==> build 98: inputs <==
// DotProduct
module DotProduct(  
  input         clock,  
  input  [7:0]  io_a_0,
  input  [7:0]  io_a_1,
  input  [7:0]  io_a_2,
  input  [7:0]  io_a_3,
  input  [7:0]  io_a_4,
  input  [7:0]  io_a_5,
  input  [7:0]  io_a_6,
  input  [7:0]  io_a_7,
  input  [7:0]  io_a_8,
  input  [7:0]  io_a_9,
  input  [7:0]  io_a_10,
  input  [7:0]  io_a_11,
  input  [7:0]  io_a_12,
  input  [7:0]  io_a_13,
  input  [7:0]  io_a_14,
  input  [7:0]  io_a_15,
  input  [7:0]  io_b_0,  
  input  [7:0]  io_b_1,  
  input  [7:0]  io_b_2,  
  input  [7:0]  io_b_3,  
  input  [7:0]  io_b_4,  
  input  [7:0]  io_b_5,  
  input  [7:0]  io_b_6,  
  input  [7:0]  io_b_7,  
  input  [7:0]  io_b_8,  
  input  [7:0]  io_b_9,  
  input  [7:0]  io_b_10,  
  input  [7:0]  io_b_11,  
  input  [7:0]  io_b_12,  
  input  [7:0]  io_b_13,  
  input  [7:0]  io_b_14,  
  input  [7:0]  io_b_15,  
  output [20:0] io_y  
);
clock: 2.47 ns
lec_check: 0
abc_area: 1
cap_margin: 15
core_margin: 2
core_utilization: 72
cts_cluster_diameter: 397
cts_cluster_size: 100
setup_slack_margin: 0.49
slew_margin: 20
tns_end_percent: 5
run.sh (not shown) runs the stock make flow with config.mk's settings and CLKGATE_MAP_FILE=.
==> inputs of build 12, as changes to build 98 <==
Settings changed: ABC_AREA 1 to unset, CAP_MARGIN 15 to 20, CORE_UTILIZATION 72 to 40, CTS_CLUSTER_DIAMETER 397 to unset, CTS_CLUSTER_SIZE 100 to unset, SETUP_SLACK_MARGIN 0.49 to unset, TNS_END_PERCENT 5 to unset.
==> flow/constraint.sdc (replaced) <==
create_clock -name core_clock -period 4.77 [get_ports {clock}]
set_input_delay 0.9540 -clock core_clock [delete_from_list [all_inputs] [get_ports {clock}]]
set_output_delay 0.9540 -clock core_clock [all_outputs]
set_load 0.01 [all_outputs]
==> inputs of build 91, as changes to build 98 <==
Settings changed: ABC_AREA 1 to unset, CAP_MARGIN 15 to 20, CORE_UTILIZATION 72 to 69, CTS_CLUSTER_DIAMETER 397 to unset, CTS_CLUSTER_SIZE 100 to unset, MAX_ROUTING_LAYER set to met4, SETUP_SLACK_MARGIN 0.49 to unset, TNS_END_PERCENT 5 to unset.
==> flow/constraint.sdc (replaced) <==
create_clock -name core_clock -period 4.11 [get_ports {clock}]
set_input_delay 0.8220 -clock core_clock [delete_from_list [all_inputs] [get_ports {clock}]]
set_output_delay 0.8220 -clock core_clock [all_outputs]
set_load 0.01 [all_outputs]
==> inputs of trial 10, as changes to build 98 <==
Settings changed: ABC_AREA 1 to unset, CAP_MARGIN 15 to 20, CORE_UTILIZATION 72 to 62, CTS_CLUSTER_DIAMETER 397 to unset, CTS_CLUSTER_SIZE 100 to unset, SETUP_SLACK_MARGIN 0.49 to unset, TNS_END_PERCENT 5 to unset.
==> flow/constraint.sdc (replaced) <==
create_clock -name core_clock -period 5.22 [get_ports {clock}]
set_input_delay 1.0440 -clock core_clock [delete_from_list [all_inputs] [get_ports {clock}]]
set_output_delay 1.0440 -clock core_clock [all_outputs]
set_load 0.01 [all_outputs]
==> comparison table <==
| metric | build 98 | build 12 | build 91 | trial 10 |
|---|---|---|---|---|
| Total number of multi-input combinational cells | - | 4676 | 4676 | 4676 |
| Multi-input gate share of total cell area | - | 60.81% | 59.03% | 61.80% |
| Launch instance of the worst min-delay path | - | a_0_2.rA[0]$_DFF_P_ | a_0_5.rA[0]$_DFF_P_ | a_1_2.rA[0]$_DFF_P_ |
| Starting Density | 72.85% | 40.24% | 69.70% | 62.74% |
| Placed instance count | 11770 | 9361 | 9026 | 8551 |
| Finished Core Util | - | 45.67% | 86.42% | 69.93% |
| Crit Path Category | - | reg2out | reg2reg | reg2out |
| Synthesized area | 73060 um2 | 66320 um2 | 66320 um2 | 66320 um2 |
| Type of origin of the critical path | - | flop | flop | flop |
| Comb pwr share | - | 65.9% | 71.2% | 65.9% |
| Design Power | - | 51790 uW | 69000 uW | 46770 uW |
| Final worst-path setup slack | - | 0.1874 ns | -0.2129 ns | 0.3123 ns |
| Result of the run | stopped before the end | finished clean | finished with violations | finished clean |
| Stage where the flow stopped | global routing | - | - | - |
| Violated checks | - | - | setup timing | - |
| Power Combinational | - | 34100 uW | 49100 uW | 30800 uW |
| Slew at the pin with the worst max-slew slack | - | 0.6899 ns | 0.6418 ns | 0.7917 ns |
Power figures rest on the tool's default switching activity, not on a simulated workload.
